Setup of v6:
## SOBEL
module  SOBEL(clk,reset,busy,ready,iaddr,idata,cdata_rd,cdata_wr,caddr_rd,caddr_wr,cwr,crd,csel	);
For scale: about 1800 cells after synthesis.
export LEC_CHECK = 0
export ABC_AREA = 1
export CAP_MARGIN = 20
export CORE_ASPECT_RATIO = 0.5
export CORE_MARGIN = 2
export CORE_UTILIZATION = 68
export CTS_CLUSTER_DIAMETER = 62
export SLEW_MARGIN = 20
create_clock -name core_clock -period 4.47 [get_ports {clk}]
run.sh (not shown) runs the stock make flow with config.mk's settings and CLKGATE_MAP_FILE=.
v6 did not finish: a tool error stopped it during global routing (5_1_grt).
### v6 -> v7
--- a/flow/config.mk
+++ b/flow/config.mk
@@ -6,9 +6,7 @@
 export NUM_CORES = 4
 export LEC_CHECK = 0
-export ABC_AREA = 1
 export CAP_MARGIN = 20
 export CORE_ASPECT_RATIO = 0.5
 export CORE_MARGIN = 2
-export CORE_UTILIZATION = 68
-export CTS_CLUSTER_DIAMETER = 62
+export CORE_UTILIZATION = 62
 export SLEW_MARGIN = 20
### Flow results
The layout from v7, despite a flow that completed every stage, fails the layout checks, with the failing checks listed as negative setup slack. v7 ends up with a share of synthesized cell area in full adder, half adder and majority cells that is 0.94 points higher than in v6. Re synthesized area: v6 was higher than v7. When v7 is set beside v6, its area of the placeable core turns out to be 5.0% larger. On die area, v6 beats v7. v7 gives less chip area in the Yosys report than v6 did. In v7, the post-place instance area came out 250 µm² below the value in v6.

* * *

SOBEL again, from the RTL that the note above started with.
clock: 4.47 ns
lec_check: 0
abc_area: 1
cap_margin: 20
core_aspect_ratio: 0.5
core_margin: 2
core_utilization: 68
cts_cluster_diameter: 393
slew_margin: 20
The starting point died in global routing (5_1_grt), error GRT-0232.
Change:
ABC_AREA = unset   (was 1)
CORE_ASPECT_RATIO = unset   (was 0.5)
CORE_UTILIZATION = 40   (was 68)
CTS_CLUSTER_DIAMETER = unset   (was 393)
clock period = 9.6 ns   (was 4.47 ns; I/O delays follow)
The changed run completed without violations.
Synthesized cell count fell by 19%.
Synthesized area fell by 4.6%.
Die area rose by 60%.
Change:
CORE_UTILIZATION = 26   (was 40)
SLEW_MARGIN = 25   (was 20)
First-iteration DRC count goes down by 11%.
Wire length goes up by 6.0%.
Hold slack is about the same.
Utilization goes down by 16 points.
Final area goes up by 2.2%.
Synthesized area stays the same.
Count of clock-buffer cells in the layout goes down by 1.
Worst setup slack is better by 0.10 ns.
Clock skew hardly moves.
Change:
ABC_AREA = 1   (was unset)
CELL_PAD_IN_SITES_DETAIL_PLACEMENT = 1   (was unset)
CELL_PAD_IN_SITES_GLOBAL_PLACEMENT = 0   (was unset)
CORE_UTILIZATION = 40   (was 26)
CTS_CLUSTER_DIAMETER = 300   (was unset)
GPL_TIMING_DRIVEN = 1   (was unset)
MAX_ROUTING_LAYER = met4   (was unset)
MIN_ROUTING_LAYER = met2   (was unset)
PLACE_DENSITY_LB_ADDON = 0.28   (was unset)
SETUP_SLACK_MARGIN = 2.82   (was unset)
SLEW_MARGIN = 5   (was 25)
TNS_END_PERCENT = 90   (was unset)
Result:
- The changed run stopped in global routing (5_1_grt)
- die size decreases by 31%
- synthesized area increases by 4.9%
- synthesized cell count increases by 24%

* * *

Starting RTL as in the previous note.
Settings: LEC_CHECK=0, CAP_MARGIN=20, CORE_MARGIN=2, CORE_UTILIZATION=71, CTS_CLUSTER_SIZE=37, SETUP_SLACK_MARGIN=1.51, SLEW_MARGIN=20; clock period 10.1 ns.
Change:
Settings changed: CORE_UTILIZATION 71 to 22, CTS_CLUSTER_SIZE 37 to default, SETUP_SLACK_MARGIN 1.51 to default.
Clock period 10.1 ns to 9.3 ns, I/O delays scaled along.
Clock skew is about the same.
Final area increases by 2.1%.
Area after synthesis does not change.
Sequential share of layout area decreases by 0.63 points.
Non-clock buffer count decreases by 15.
Hold slack is about the same.
Change:
Settings changed: CAP_MARGIN 20 to 0, CORE_UTILIZATION 22 to 72.
Clock period 9.3 ns to 7.95 ns, I/O delays scaled along.
Effect:
- Now the flow aborted during global routing (GRT-0232)
- synthesized cell count is unchanged
- die area fell by well over a third
- area after synthesis is unchanged
Change:
Settings changed: CAP_MARGIN 0 to 20, CORE_UTILIZATION 72 to 40.
Clock period 7.95 ns to 9.3 ns, I/O delays scaled along.
Result: The new run passed the timing, DRC and antenna checks. Die area rises by 77%. Area after synthesis is unchanged. Synthesized cell count does not change.
Change:
Settings changed: CORE_UTILIZATION 40 to 72, PLACE_DENSITY from default to 0.75.
Clock period 9.3 ns to 8.76 ns, I/O delays scaled along.
Now the flow finished but failed the layout checks on setup timing.
Design area goes up by about 5%.
Hold slack loses 0.0046 ns.
Clock skew increases by 0.0053 ns.
Die area falls by about 44%.
Final cell count goes down by about 5%.
Wire length is higher by 62%.
Count of clock-buffer cells in the layout went down by 3.
Change:
Settings changed: ABC_AREA from default to 1, CORE_UTILIZATION 72 to 68, PLACE_DENSITY 0.75 to default.
Clock period 8.76 ns to 7.38 ns, I/O delays scaled along.
The new run reached the layout checks and failed them: setup timing.
Setup slack gets worse by 0.53 ns.
Utilization shrinks by 3.1 points.
Fmax is higher by 9.1%.
Synthesized cell count is higher by about 24%.

* * *

SOBEL again, from the RTL that the note above started with.
## SOBEL
module  SOBEL(clk,reset,busy,ready,iaddr,idata,cdata_rd,cdata_wr,caddr_rd,caddr_wr,cwr,crd,csel	);
	input clk,reset;
	input ready;
	input [7:0] idata;
	input [7:0] cdata_rd;
	output reg busy;
	output reg [16:0] iaddr;
	output reg [7:0] cdata_wr;
	output [15:0] caddr_rd;
	output reg [15:0] caddr_wr;
	output reg cwr;
	output crd;
	output reg [1:0] csel;
	assign caddr_rd = 16'd0;
	assign crd = 1'b0;
	localparam IDLE = 2'd0, READ = 2'd1, WRITE = 2'd2, DONE = 2'd3;
	reg [1:0] state;
	reg [3:0] count;
	reg [16:0] count_iaddr;    
	reg [16:0] w_count;        
	reg [71:0] pixel_value;    
	reg [7:0] sobel_x;
	wire [71:0] win = {idata, pixel_value[63:0]};
	wire [7:0] p0 = win[7:0],   p1 = win[15:8],  p2 = win[23:16];
	wire [7:0] p3 = win[31:24], p5 = win[47:40];
	wire [7:0] p6 = win[55:48], p7 = win[63:56], p8 = win[71:64];
	wire signed [11:0] gx = $signed({4'b0, p0}) + $signed({3'b0, p3, 1'b0}) + $signed({4'b0, p6})
	                      - $signed({3'b0, p5, 1'b0}) - $signed({4'b0, p2}) - $signed({4'b0, p8});
	wire signed [11:0] gy_r = $signed({4'b0, pixel_value[7:0]}) + $signed({3'b0, pixel_value[15:8], 1'b0}) + $signed({4'b0, pixel_value[23:16]})
	                        - $signed({3'b0, pixel_value[63:56], 1'b0}) - $signed({4'b0, pixel_value[55:48]}) - $signed({4'b0, pixel_value[71:64]});
	function [7:0] clamp(input signed [11:0] v);
		if (v > 255) clamp = 8'd255;
		else if (v < 0) clamp = 8'd0;
  ...
export LEC_CHECK = 0
export ABC_AREA = 1
export CAP_MARGIN = 0
export CORE_ASPECT_RATIO = 1.02
export CORE_MARGIN = 2
export CORE_UTILIZATION = 72
export CTS_CLUSTER_DIAMETER = 136
export CTS_CLUSTER_SIZE = 46
export GPL_ROUTABILITY_DRIVEN = 1
export HOLD_SLACK_MARGIN = 0.29
export PLACE_DENSITY = 0.65
export SETUP_SLACK_MARGIN = -0.05
export SLEW_MARGIN = 20
create_clock -name core_clock -period 8.58 [get_ports {clk}]
The first run reached the layout checks and failed them: negative setup slack.
Rerun with:
--- a/flow/config.mk
+++ b/flow/config.mk
@@ -11,9 +11,8 @@
 export CORE_MARGIN = 2
-export CORE_UTILIZATION = 72
-export CTS_CLUSTER_DIAMETER = 136
+export CORE_UTILIZATION = 70
+export CTS_CLUSTER_DIAMETER = 222
 export CTS_CLUSTER_SIZE = 46
 export GPL_ROUTABILITY_DRIVEN = 1
-export HOLD_SLACK_MARGIN = 0.29
 export PLACE_DENSITY = 0.65
-export SETUP_SLACK_MARGIN = -0.05
+export SETUP_SLACK_MARGIN = 1.38
 export SLEW_MARGIN = 20
==> flow/constraint.sdc (replaced) <==
create_clock -name core_clock -period 5.17 [get_ports {clk}]
set_input_delay 1.0340 -clock core_clock [delete_from_list [all_inputs] [get_ports {clk}]]
set_output_delay 1.0340 -clock core_clock [all_outputs]
set_load 0.01 [all_outputs]
Effect: The new run ended with an error in global routing (5_1_grt) on GRT-0232. Die size rises by 2.8%. Synthesized area stays the same. Synthesized cell count is unchanged.
Rerun with:
--- a/flow/config.mk
+++ b/flow/config.mk
@@ -11,4 +11,4 @@
 export CORE_MARGIN = 2
-export CORE_UTILIZATION = 70
-export CTS_CLUSTER_DIAMETER = 222
+export CORE_UTILIZATION = 72
+export CTS_CLUSTER_DIAMETER = 82
 export CTS_CLUSTER_SIZE = 46
@@ -16,3 +16,3 @@
 export PLACE_DENSITY = 0.65
-export SETUP_SLACK_MARGIN = 1.38
+export SETUP_SLACK_MARGIN = -0.05
 export SLEW_MARGIN = 20
==> flow/constraint.sdc (replaced) <==
create_clock -name core_clock -period 8.58 [get_ports {clk}]
set_input_delay 1.7160 -clock core_clock [delete_from_list [all_inputs] [get_ports {clk}]]
set_output_delay 1.7160 -clock core_clock [all_outputs]
set_load 0.01 [all_outputs]
Effect: The new run produced a layout that fails on negative setup slack; synthesized area does not change; synthesized cell count stays the same; die area fell by 2.7%.
Rerun with:
==> flow/config.mk (replaced) <==
export PLATFORM = sky130hd
export DESIGN_NAME = SOBEL
export DESIGN_NICKNAME = SOBEL
export VERILOG_FILES = /design/flow/design.v
export SDC_FILE = /design/flow/constraint.sdc
export NUM_CORES = 4
export LEC_CHECK = 0
export ABC_AREA = 1
export CAP_MARGIN = 20
export CORE_MARGIN = 2
export CORE_UTILIZATION = 72
export CTS_CLUSTER_DIAMETER = 236
export PLACE_DENSITY = 0.81
export SLEW_MARGIN = 20
==> flow/constraint.sdc (replaced) <==
create_clock -name core_clock -period 7.92 [get_ports {clk}]
set_input_delay 1.5840 -clock core_clock [delete_from_list [all_inputs] [get_ports {clk}]]
set_output_delay 1.5840 -clock core_clock [all_outputs]
set_load 0.01 [all_outputs]
The changed run died in global routing (5_1_grt); die area is about the same; synthesized area stays the same; synthesized cell count does not change.

* * *

SOBEL again, from the RTL that the note above started with.
==> flow/config.mk <==
export PLATFORM = sky130hd
export DESIGN_NAME = SOBEL
export DESIGN_NICKNAME = SOBEL
export VERILOG_FILES = /design/flow/design.v
export SDC_FILE = /design/flow/constraint.sdc
export NUM_CORES = 4
export LEC_CHECK = 0
export CAP_MARGIN = 20
export CORE_MARGIN = 2
export CORE_UTILIZATION = 56
export CTS_CLUSTER_DIAMETER = 393
export CTS_CLUSTER_SIZE = 95
export PLACE_DENSITY = 0.86
export SLEW_MARGIN = 20
export TNS_END_PERCENT = 15
==> flow/constraint.sdc <==
create_clock -name core_clock -period 9.6 [get_ports {clk}]
set_input_delay 1.9200 -clock core_clock [delete_from_list [all_inputs] [get_ports {clk}]]
set_output_delay 1.9200 -clock core_clock [all_outputs]
set_load 0.01 [all_outputs]
Rerun with:
CORE_ASPECT_RATIO = 1.94   (was default)
CORE_UTILIZATION = 63   (was 56)
CTS_CLUSTER_DIAMETER = 290   (was 393)
CTS_CLUSTER_SIZE = 47   (was 95)
PLACE_DENSITY = default   (was 0.86)
PLACE_DENSITY_LB_ADDON = 0.25   (was default)
SETUP_SLACK_MARGIN = 1.18   (was default)
TNS_END_PERCENT = 40   (was 15)
After rerunning: The changed run passed the timing, DRC and antenna checks. Global-route usage went up by 10 points. Design area increases by 7.1%. Worst setup slack improved by 0.057 ns. Non-clock buffer count climbs by 75. First-iteration DRC count is lower by 25%. Sequential share of layout area decreases by 1.8 points.

* * *

Setup of rev 12:
Starting RTL as in the previous note.
Settings: LEC_CHECK=0, ABC_AREA=1, CAP_MARGIN=20, CORE_MARGIN=2, CORE_UTILIZATION=60, SLEW_MARGIN=20; clock period 8.57 ns.
> inputs changed (rev 12 -> rev 13)
- CTS_CLUSTER_DIAMETER: unset -> 400
- CORE_UTILIZATION: 60 -> 72
- CTS_CLUSTER_SIZE: unset -> 95
- PLACE_DENSITY_LB_ADDON: unset -> 0.05
Findings:
Buffers inserted during post-CTS setup optimization: rev 13 vs rev 12 up 1
Compared with rev 12, rev 13 shows area of the die lower by 3700 sq um.
The final worst slack of rev 13 falls short of that of rev 12 by 1.95 ns.
Of rev 12 and rev 13, only rev 12 finishes the flow clean.
The run showing the greater fmax is rev 12.

* * *

The RTL this note starts from:
==> flow/design.v <==
`timescale 1ns/10ps
module  SOBEL(clk,reset,busy,ready,iaddr,idata,cdata_rd,cdata_wr,caddr_rd,caddr_wr,cwr,crd,csel	);
	input clk,reset;
	input ready;
	input [7:0] idata;
	input [7:0] cdata_rd;
	output reg busy;
	output reg [16:0] iaddr;
	output reg [7:0] cdata_wr;
	output [15:0] caddr_rd;
	output reg [15:0] caddr_wr;
	output reg cwr;
	output crd;
	output reg [1:0] csel;
	assign caddr_rd = 16'd0;
	assign crd = 1'b0;
	localparam IDLE = 2'd0, READ = 2'd1, WRITE = 2'd2, DONE = 2'd3;
	reg [1:0] state;
	reg [3:0] count;
	reg [16:0] count_iaddr;    
	reg [16:0] w_count;        
	reg [71:0] pixel_value;    
	reg [7:0] sobel_x;
	wire [71:0] win = {idata, pixel_value[63:0]};
	wire [7:0] p0 = win[7:0],   p1 = win[15:8],  p2 = win[23:16];
	wire [7:0] p3 = win[31:24], p5 = win[47:40];
	wire [7:0] p6 = win[55:48], p7 = win[63:56], p8 = win[71:64];
	wire signed [11:0] gx = $signed({4'b0, p0}) + $signed({3'b0, p3, 1'b0}) + $signed({4'b0, p6})
	                      - $signed({3'b0, p5, 1'b0}) - $signed({4'b0, p2}) - $signed({4'b0, p8});
	wire signed [11:0] gy_r = $signed({4'b0, pixel_value[7:0]}) + $signed({3'b0, pixel_value[15:8], 1'b0}) + $signed({4'b0, pixel_value[23:16]})
	                        - $signed({3'b0, pixel_value[63:56], 1'b0}) - $signed({4'b0, pixel_value[55:48]}) - $signed({4'b0, pixel_value[71:64]});
	function [7:0] clamp(input signed [11:0] v);
		if (v > 255) clamp = 8'd255;
		else if (v < 0) clamp = 8'd0;
		else clamp = v[7:0];
	endfunction
	wire [8:0] temp_combine = sobel_x + cdata_wr + 9'd1;
	always @(posedge clk)
	begin
		if (reset) begin
			state <= IDLE;
			busy <= 1'b0;
			cwr <= 1'b0;
			csel <= 2'b00;
			count <= 4'd0;
			iaddr <= 17'd0;
			count_iaddr <= 17'd0;
			w_count <= 17'd0;
			caddr_wr <= 16'd0;
			cdata_wr <= 8'd0;
		end
		else begin
			case (state)
			IDLE: begin
				if (ready) begin
					busy <= 1'b1;
					state <= READ;
					count <= 4'd0;
					count_iaddr <= 17'd0;
					iaddr <= 17'd0;
					w_count <= 17'd0;
				end
			end
			READ: begin
				pixel_value[count*8 +: 8] <= idata;
				if (count == 4'd8) begin
					cwr <= 1'b1;
					csel <= 2'b01;
					cdata_wr <= clamp(gx);
					sobel_x <= clamp(gx);
					caddr_wr <= w_count[15:0];
					state <= WRITE;
				end
				else begin
					if (count == 4'd2 || count == 4'd5)
						iaddr <= iaddr + 17'd256;
					else
						iaddr <= iaddr + 17'd1;
					count <= count + 4'd1;
				end
			end
			WRITE: begin
				if (csel == 2'b01) begin
					csel <= 2'b10;
					cdata_wr <= clamp(gy_r);
				end
				else if (csel == 2'b10) begin
					csel <= 2'b11;
					cdata_wr <= temp_combine[8:1];
				end
				else begin
					cwr <= 1'b0;
					csel <= 2'b00;
					count <= 4'd0;
					w_count <= w_count + 17'd1;
					if (w_count == 17'd65535) begin
						busy <= 1'b0;
						state <= DONE;
					end
					else begin
						state <= READ;
						if (count_iaddr % 258 == 255) begin
							count_iaddr <= count_iaddr + 17'd3;
							iaddr <= count_iaddr + 17'd3;
						end
						else begin
							count_iaddr <= count_iaddr + 17'd1;
							iaddr <= count_iaddr + 17'd1;
						end
					end
				end
			end
			default: ;
			endcase
		end
	end
endmodule
clock: 9.6 ns
lec_check: 0
abc_area: 1
cap_margin: 0
cell_pad_in_sites_detail_placement: 0
cell_pad_in_sites_global_placement: 0
core_margin: 5
core_utilization: 40
cts_cluster_diameter: 300
gpl_timing_driven: 1
max_routing_layer: met4
min_routing_layer: met1
place_density_lb_addon: 0.28
setup_slack_margin: 2.82
slew_margin: 35
tns_end_percent: 90
The starting point went through all stages and came out clean.
Then changed:
Settings changed: CELL_PAD_IN_SITES_DETAIL_PLACEMENT 0 to 1, CORE_MARGIN 5 to 2, MIN_ROUTING_LAYER met1 to met2.
What happened: With this change the flow died in global routing, error GRT-0232. Die area falls by 6.2%. Area after synthesis does not change. Synthesized cell count stays the same.
Then changed:
Settings changed: ABC_AREA 1 to default, CAP_MARGIN 0 to 20, CELL_PAD_IN_SITES_DETAIL_PLACEMENT 1 to default, CELL_PAD_IN_SITES_GLOBAL_PLACEMENT 0 to default, CORE_ASPECT_RATIO from default to 1.4, CORE_MARGIN 2 to 6, CORE_UTILIZATION 40 to 59, CTS_CLUSTER_DIAMETER 300 to 308, CTS_CLUSTER_SIZE from default to 100, GPL_TIMING_DRIVEN 1 to default, MAX_ROUTING_LAYER met4 to default, MIN_ROUTING_LAYER met2 to default, PLACE_DENSITY_LB_ADDON 0.28 to default, SETUP_SLACK_MARGIN 2.82 to default, SLEW_MARGIN 35 to 20, TNS_END_PERCENT 90 to 15.
After rerunning:
- Now the flow completed with no timing, DRC or antenna violations
- die size falls by 27%
- area after synthesis falls by about 4.6%
- synthesized cell count falls by 19%
